## run A
## apb_wrapper
module apb_wrapper#(parameter addr_width = 5, data_width = 16)(
    input bit pclk,                   
    input bit preset_n,               
    input logic transfer,  
    input logic [addr_width - 1 : 0] apb_paddr,  
    input logic [data_width - 1 : 0] apb_pwdata,  
    input logic apb_control ,         
    output logic [data_width - 1 : 0] apb_spwdata,   
    output logic [data_width - 1 : 0] apb_prdata  
    );
    logic [addr_width-1:0] paddr;
    logic pselx;
    bit penable;
    logic pwrite;
    logic [data_width-1:0] pwdata;
    logic [data_width/8-1:0] pstrb; 
    logic                    pready;
    logic [data_width -1:0]  prdata;
    apb_master #(.addr_width(addr_width), .data_width(data_width)) DUT (
        .pclk(pclk),
        .preset_n(preset_n),
        .pready(pready),
        .transfer(transfer),
        .prdata(prdata),
        .apb_paddr(apb_paddr),
        .apb_pwdata(apb_pwdata),
        .apb_control(apb_control),
  ...
For scale: roughly 2200 cells after synthesis, ~57 I/O pins, about 24000 µm² of cells after synthesis.
make LEC_CHECK=0 ABC_AREA=1 CAP_MARGIN=20 CORE_MARGIN=2 CORE_UTILIZATION=70 SETUP_SLACK_MARGIN=0.04 SLEW_MARGIN=20 finish   # period 2.15 ns
run.sh (not shown) runs the stock make flow with config.mk's settings and CLKGATE_MAP_FILE=.
What the final checks of run A revealed, after a flow that finished every stage, was a layout that fails on negative setup slack.
### run A -> run B
-- flow/config.mk --
<<< run A, line 8
export ABC_AREA = 1
>>> run B, line 8
<<< run A, line 12
export SETUP_SLACK_MARGIN = 0.04
>>> run B, line 11
export SETUP_SLACK_MARGIN = 0.83
==> flow/constraint.sdc <==
create_clock -name core_clock -period 3.1 [get_ports {pclk}]
set_input_delay 0.6200 -clock core_clock [delete_from_list [all_inputs] [get_ports {pclk}]]
set_output_delay 0.6200 -clock core_clock [all_outputs]
set_load 0.01 [all_outputs]
Results
Run B was carried through to the last stage, and its layout satisfied the timing, DRC and antenna checks. Run B vs. run A: clock-buffer cell count went up by 9. Chip area: run B lower than run A. Measured against run A, the via count of the first global-routing pass of run B comes out at 0.69 times the reference value. Logic depth of the worst path, buffers included down 6 in run B wrt run A. Routed wire in run B totals less than in run A. Compared with run A, run B shows detail-routed via count per cell higher by about 5%. Setup slack in run B is larger than in run A. Measured against run B, the total number of multi-input combinational cells of run A comes out at 2.2 times the reference value. The lower arrival time of the worst setup path came out of run B. Wire length of the first global-routing pass (run B over run A): decrease, 24%.
Changes in run C relative to run B:
-- flow/config.mk --
<<< run B, line 11
export SETUP_SLACK_MARGIN = 0.83
>>> run C, line 11
export PLACE_DENSITY = 0.35
export SETUP_SLACK_MARGIN = 0.82
==> flow/constraint.sdc <==
create_clock -name core_clock -period 2.75 [get_ports {pclk}]
set_input_delay 0.5500 -clock core_clock [delete_from_list [all_inputs] [get_ports {pclk}]]
set_output_delay 0.5500 -clock core_clock [all_outputs]
set_load 0.01 [all_outputs]
## What came out
Lower detailed-routed wire length on met3 was reported by run B, not run C.
Share of total power in the clock network in run C is 2.1 points higher than in run B
For the maximum frequency, run C came in 23% lower than run B did.
Run C ended up with dut.prdata[0]$_DFFE_PP_ as its capture point of the worst path; run B ended up with dut.prdata[6]$_DFFE_PP_.
What run C reported for final layout net count has to be multiplied by 0.942 to get the figure for run B.
Routed wire length in run C is about 46% above run B.
Of the two candidates, run B has the better clock skew and run C the worse one.
On area growth from synthesis to layout: between run B and run C, it ends up lower for run B.
Status | run B and run C | clean except run C
Complete run, failing final checks: run C, reason negative setup slack.

* * *

Setup of rev 12:
apb_wrapper again, from the RTL that the note above started with.
clock: 3.35 ns
lec_check: 0
cap_margin: 20
core_margin: 2
core_utilization: 49
cts_cluster_diameter: 163
place_density: 0.69
setup_slack_margin: 0.68
slew_margin: 20
Rev 12 | status: complete | timing, DRC, antenna: pass
> inputs changed (rev 12 -> rev 13)
Settings: a deleted SETUP_SLACK_MARGIN that had been 0.68; a deleted CTS_CLUSTER_DIAMETER that had been 163; a change of CORE_UTILIZATION from 49 to 70; a deleted PLACE_DENSITY that had been 0.69; an added ABC_AREA of 1; a change of the clock period (ns, I/O delays scaled along) from 3.35 to 2.28.
### Flow results
Taking rev 12 as the reference, in rev 13 synthesis-to-layout area growth moved up; overall power grew by 7.8 mW.
For rev 12, the timing endpoint of the critical path was dut.prdata[11], unlike rev 13, where it was dut.prdata[9].
Rev 12 ended up with sky130_fd_sc_hd__a221oi_1 as its critical-path cell with the highest stage delay; rev 13 ended up with sky130_fd_sc_hd__dfrtp_2.
Summary of rev 12 and rev 13: one run falls short of a clean finish, namely rev 13.
Every stage of rev 13 finished as expected; the final checks, on the other hand, flagged negative setup slack, which means the layout fails.
Logic area for rev 13: about 34% up relative to rev 12
Of rev 13 and rev 12, the lower clock period minus final worst setup slack belongs to rev 13.

* * *

v46:
The RTL this note starts from:
==> flow/design.v <==
`timescale 1ns / 1ps
module apb_master#(parameter addr_width =5 , data_width = 16) (
    input bit pclk,                   
    input bit preset_n,               
    input logic pready,               
    input logic transfer,             
    input logic [data_width - 1 : 0] prdata,  
    input logic [addr_width - 1 : 0] apb_paddr,  
    input logic [data_width - 1 : 0] apb_pwdata,  
    input logic apb_control,          
    output logic [addr_width - 1 : 0] paddr,  
    output logic pselx,               
    output bit penable,               
    output logic pwrite,              
    output logic [data_width - 1 : 0] pwdata,  
    output logic [data_width / 8 - 1 : 0] pstrb,  
    output logic [data_width - 1 : 0] apb_prdata  
);
localparam logic [2:0] idle   = 3'b001;  
localparam logic [2:0] setup  = 3'b010;  
localparam logic [2:0] access = 3'b100;  
logic [2:0] present_state, next_state;   
logic [data_width - 1 : 0] temp_apb_prdata;
always_ff @(posedge pclk, negedge preset_n) begin
    if (!preset_n)
        present_state <= idle;       
    else
        present_state <= next_state;  
end
always_comb begin
    case (present_state)
        idle: begin
            if (transfer) begin
                next_state = setup;
            end else begin
                next_state = idle;
            end
        end
        setup: begin
            if (transfer) begin 
                next_state = access;
            end else begin
                next_state = idle;
            end
        end
        access: begin
            if (pready == 'b1) begin
                next_state = idle;
            end else begin
                next_state = access;  
            end
        end
        default: next_state = idle;   
    endcase
end
always_comb begin
    case (present_state)
        idle: begin
            pselx   = 'b0;   
            penable = 'b0;   
        end
        setup: begin
            pselx   = 'b1;   
            penable = 'b0;   
        end
        access: begin
            pselx   = 'b1;   
            penable = 'b1;   
        end
        default: begin
            pselx   = 'b0;
            penable = 'b0;
        end
    endcase
end           
always_comb begin
    if ((present_state == setup) || (present_state == access)) begin
        paddr = apb_paddr;  
        if (apb_control) begin  
            pwdata = apb_pwdata;
        end else begin  
            pwdata = 'b0;
        end
    end else begin  
        paddr = 'b0;
        pwdata = 'b0;
    end
end
always_ff @(posedge pclk, negedge preset_n) begin
    if (!preset_n) begin
        temp_apb_prdata <= '0;
    end else if (pready && !apb_control) begin
        temp_apb_prdata <= prdata;
    end
end
always_comb begin
    if (pwrite && pselx && penable) begin
        pstrb = {data_width / 8 {1'b1}};
    end else begin
        pstrb = 'b0;  
    end
end
assign pwrite = apb_control;
assign apb_prdata=temp_apb_prdata;
endmodule
`timescale 1ns / 1ps
module apb_slave#(
    parameter addr_width = 5,
    parameter data_width = 16
)(
    input  logic pclk,
    input  logic preset_n,
    input  logic pselx,
    input  logic penable,
    input  logic pwrite,
    input  logic [addr_width - 1 : 0] paddr,
    input  logic [data_width - 1 : 0] pwdata,
    output logic [data_width - 1 : 0] apb_spwdata,
    output logic [data_width - 1 : 0] prdata,
    output logic pready
);
    logic [data_width-1:0] mem [0:2**addr_width]; 
    typedef enum logic [1:0] {
        IDLE = 2'b00,
        SETUP = 2'b01,
        ACCESS = 2'b10
    } state_t;
    state_t present_state, next_state;
    always_ff @(posedge pclk or negedge preset_n) begin
        if (!preset_n)
            present_state <= IDLE;
        else
            present_state <= next_state;
    end 
    always_comb begin
        case (present_state)
            IDLE: begin
                if (pselx && !penable)  
                    next_state = SETUP;
                else
                    next_state = IDLE;
            end
            SETUP: begin
                if (pselx && penable)  
                    next_state = ACCESS;
                else
                    next_state = IDLE;
            end
            ACCESS: begin
                if (!pselx)  
                    next_state = IDLE;
                else
                    next_state = SETUP;  
            end
            default: next_state = IDLE;
        endcase
    end
    always_ff @(posedge pclk or negedge preset_n) begin
        if (!preset_n)
            pready <= 1'b0;
        else if (present_state == ACCESS)
            pready <= 1'b1;
        else
            pready <= 1'b0;
    end
    always_ff @(posedge pclk) begin
       if (pready && pwrite) begin
            mem[paddr] <= pwdata;
            apb_spwdata <= pwdata;
        end
    end
    always_ff @(posedge pclk) begin
        if (pready && !pwrite)
            prdata <= mem[paddr];
    end
endmodule
`timescale 1ns / 1ps
module apb_wrapper#(parameter addr_width = 5, data_width = 16)(
    input bit pclk,                   
    input bit preset_n,               
    input logic transfer,  
    input logic [addr_width - 1 : 0] apb_paddr,  
    input logic [data_width - 1 : 0] apb_pwdata,  
    input logic apb_control ,         
    output logic [data_width - 1 : 0] apb_spwdata,   
    output logic [data_width - 1 : 0] apb_prdata  
    );
    logic [addr_width-1:0] paddr;
    logic pselx;
    bit penable;
    logic pwrite;
    logic [data_width-1:0] pwdata;
    logic [data_width/8-1:0] pstrb; 
    logic                    pready;
    logic [data_width -1:0]  prdata;
    apb_master #(.addr_width(addr_width), .data_width(data_width)) DUT (
        .pclk(pclk),
        .preset_n(preset_n),
        .pready(pready),
        .transfer(transfer),
        .prdata(prdata),
        .apb_paddr(apb_paddr),
        .apb_pwdata(apb_pwdata),
        .apb_control(apb_control),
        .paddr(paddr),
        .pselx(pselx),
        .penable(penable),
        .pwrite(pwrite),
        .pwdata(pwdata),
        .pstrb(pstrb),
        .apb_prdata(apb_prdata)
    );
     apb_slave #(
        .addr_width(addr_width),
        .data_width(data_width)
    ) dut (
        .pclk       (pclk),
        .preset_n   (preset_n),
        .pselx      (pselx),
        .penable    (penable),
        .pwrite     (pwrite),
        .paddr      (paddr),
        .pwdata     (pwdata),
        .apb_spwdata(apb_spwdata),
        .prdata     (prdata),
        .pready     (pready)
    );
endmodule
Settings: LEC_CHECK=0, CAP_MARGIN=20, CORE_MARGIN=2, CORE_UTILIZATION=72, CTS_CLUSTER_DIAMETER=381, SETUP_SLACK_MARGIN=0.56, SLEW_MARGIN=20; clock period 4.15 ns.
The flow did not stop early for v46: all stages ran, and the layout cleared the timing, DRC and antenna checks.
Changes in v8 relative to v46:
Settings: a deleted SETUP_SLACK_MARGIN that had been 0.56; a deleted CTS_CLUSTER_DIAMETER that had been 381; a change of CORE_UTILIZATION from 72 to 52; a change of the clock period (ns, I/O delays scaled along) from 4.15 to 4.09.
- [v8 vs v46] global-route usage: lower in v8
- met2 usage in global routing for v8 is lower than for v46.
- Cmp v46 and v8 / sequential cell area share / higher: v46
- Power (v8 vs. v46) increases by a few percent
- Standard cell core area | v8 above v46
- Wire: v8 routes more than v46
For v51, these inputs were changed with respect to v8:
Settings: putting SETUP_SLACK_MARGIN at -0.35 where nothing was set; swapping 52 for 40 in CORE_UTILIZATION; swapping 4.09 for 3.86 in the clock period (ns, I/O delays scaled along).
--- outcome ---
- On effective utilization at floorplan: v51 sits below v8.
- Reported for v8 and v51, number of flip-flops and latches turned out identical to the last digit.
- v51 reports a lower sequential cell fraction of total power than v8 does.
The following lists how v10 was set up differently from v51:
Settings: SETUP_SLACK_MARGIN: -0.35 -> -0.2; CORE_UTILIZATION: 40 -> 72; the clock period (ns, I/O delays scaled along): 3.86 -> 2.15.
[summary]
- Compared with v51, routability congestion estimate from global placement in v10 increased by a little under 10%.
- v10 failed in 4_1_cts with DPL-0033.
- In summary, v51 completed successfully, with a layout that passed the timing, DRC and antenna checks.
- Die area, v51 and v10, lower one = v10.
- [v10 vs v51] worst slack after detailed placement: lower in v10
- Share of async-settable or async-resettable flops after synthesis: v51 vs v10 identical

* * *

RTL: the design.v shown in full above, as it stands there.
make LEC_CHECK=0 CAP_MARGIN=20 CORE_MARGIN=2 CORE_UTILIZATION=40 SLEW_MARGIN=20 finish   # period 3.86 ns
The first run ran to the end with no violations.
Next try:
clock period = 5.0 ns   (was 3.86 ns; I/O delays follow)
Effect: Synthesized cell count does not change. Utilization is lower by 0.28 points. Die size does not change.
Next try:
clock period = 4.09 ns   (was 5.0 ns; I/O delays follow)
Utilization rises by 0.12 points.
Cell count rose slightly.
Routed wire length rose by a few percent.
Setup slack degrades by 0.26 ns.
Cell area stays flat.
Global-route usage rose by 0.66 points.
Via count rose slightly.
Critical path depth is higher by 1.
Next try:
CORE_UTILIZATION = 72   (was 40)
SETUP_SLACK_MARGIN = -0.29   (was default)
clock period = 3.6 ns   (was 4.09 ns; I/O delays follow)
Power goes up by roughly a tenth.
Wire length came out lower by a few percent.
Critical path depth is unchanged.
Cell area came out lower slightly.
Global-route usage rises by 17 points.
Worst hold slack got worse by 0.055 ns.
Clock skew came out lower by 0.0087 ns.
Utilization rises by 37 points.
Next try:
CORE_UTILIZATION = 10   (was 72)
SETUP_SLACK_MARGIN = default   (was -0.29)
clock period = 5.06 ns   (was 3.6 ns; I/O delays follow)
- first-iteration DRC count came out lower by 35%
- power came out lower by 26%
- global-route usage came out lower by 33 points
- clock power came out lower by 21%
- utilization came out lower by 71 points
- final area came out higher by 12%
- routed wire length came out higher by 14%
- die size came out higher to 7.0 times its value
Next try:
ABC_AREA = 1   (was default)
CORE_UTILIZATION = 62   (was 10)
clock period = 2.97 ns   (was 5.06 ns; I/O delays follow)
Effect: The changed run completed with no timing, DRC or antenna violations; total power increases by well over a third; die size decreases by well over a third; clock power increases by well over a third; non-clock buffer count increases by 15; setup slack loses 1.0 ns; routed wire length decreases slightly; sequential cell count does not change; area after synthesis increases by roughly a tenth; register-to-register slack loses 1.3 ns; hold slack loses 0.046 ns.

* * *

== lane 1 ==
RTL: the design.v shown in full above, as it stands there.
Settings: LEC_CHECK=0, CAP_MARGIN=20, CORE_MARGIN=2, CORE_UTILIZATION=58, CTS_CLUSTER_DIAMETER=48, PLACE_DENSITY=0.69, SETUP_SLACK_MARGIN=0.68, SLEW_MARGIN=20, TNS_END_PERCENT=5; clock period 3.35 ns.
[inputs] lane 2 vs lane 1
- SETUP_SLACK_MARGIN no longer set, was 0.68
- CORE_UTILIZATION now 44, was 58
- TNS_END_PERCENT no longer set, was 5
- CTS_CLUSTER_DIAMETER no longer set, was 48
- PLACE_DENSITY no longer set, was 0.69
- the clock period (ns, I/O delays scaled along) now 3.86, was 3.35
Results
Routed metal-1 wirelength: lane 2 vs lane 1 up 3100 um. Measured against each other, lane 2 and lane 1 differ in clock-cell share of area, the higher figure coming from lane 2. Count of standard-cell rows (lane 1 / lane 2): 0.875.
Modified inputs, lane 3 compared to lane 2
- a change of CORE_UTILIZATION from 44 to 72
- an added PLACE_DENSITY_LB_ADDON of 0.06
- a change of the clock period (ns, I/O delays scaled along) from 3.86 to 2.15
[summary]
Diff lane 3 and lane 2: layout overhead on the synthesized area higher in lane 3. The layout from lane 3, despite a flow that completed every stage, fails the layout checks, with the failing checks listed as setup timing. Changes observed in lane 3 relative to lane 2: total power consumption of the routed design up 85%, clock skew up 0.013 ns, total nets after synthesis flat, clock-buffer cell count up 5. Delta (lane 3 minus lane 2): met1 routed wirelength after detailed routing went down, number of synthesized register bits ~0 delta, later-pin clock latency in the skew report neither gained nor lost much, number of multi-input logic gates comparable. Relative to lane 2, share of total power in combinational logic has increased by 2.3 points in lane 3.
Setup changes, lane 3 to lane 4
- changing CORE_UTILIZATION from 72 to 70
- setting SETUP_SLACK_MARGIN to 0.82 for the first time
- changing the clock period (ns, I/O delays scaled along) from 2.15 to 3.1
Results
Lane 4 completed every stage of the flow, and the final layout passed the timing, DRC and antenna checks. Lane 4 vs lane 3: number of placement rows up. Taking lane 3 as the reference, in lane 4 fraction of power consumed by the clock network now smaller, final design instance area without fill fell by 1100 um2. Of lane 3 and lane 4, the run reporting the higher post-place instance area was lane 3.
Power figures rest on the tool's default switching activity, not on a simulated workload.
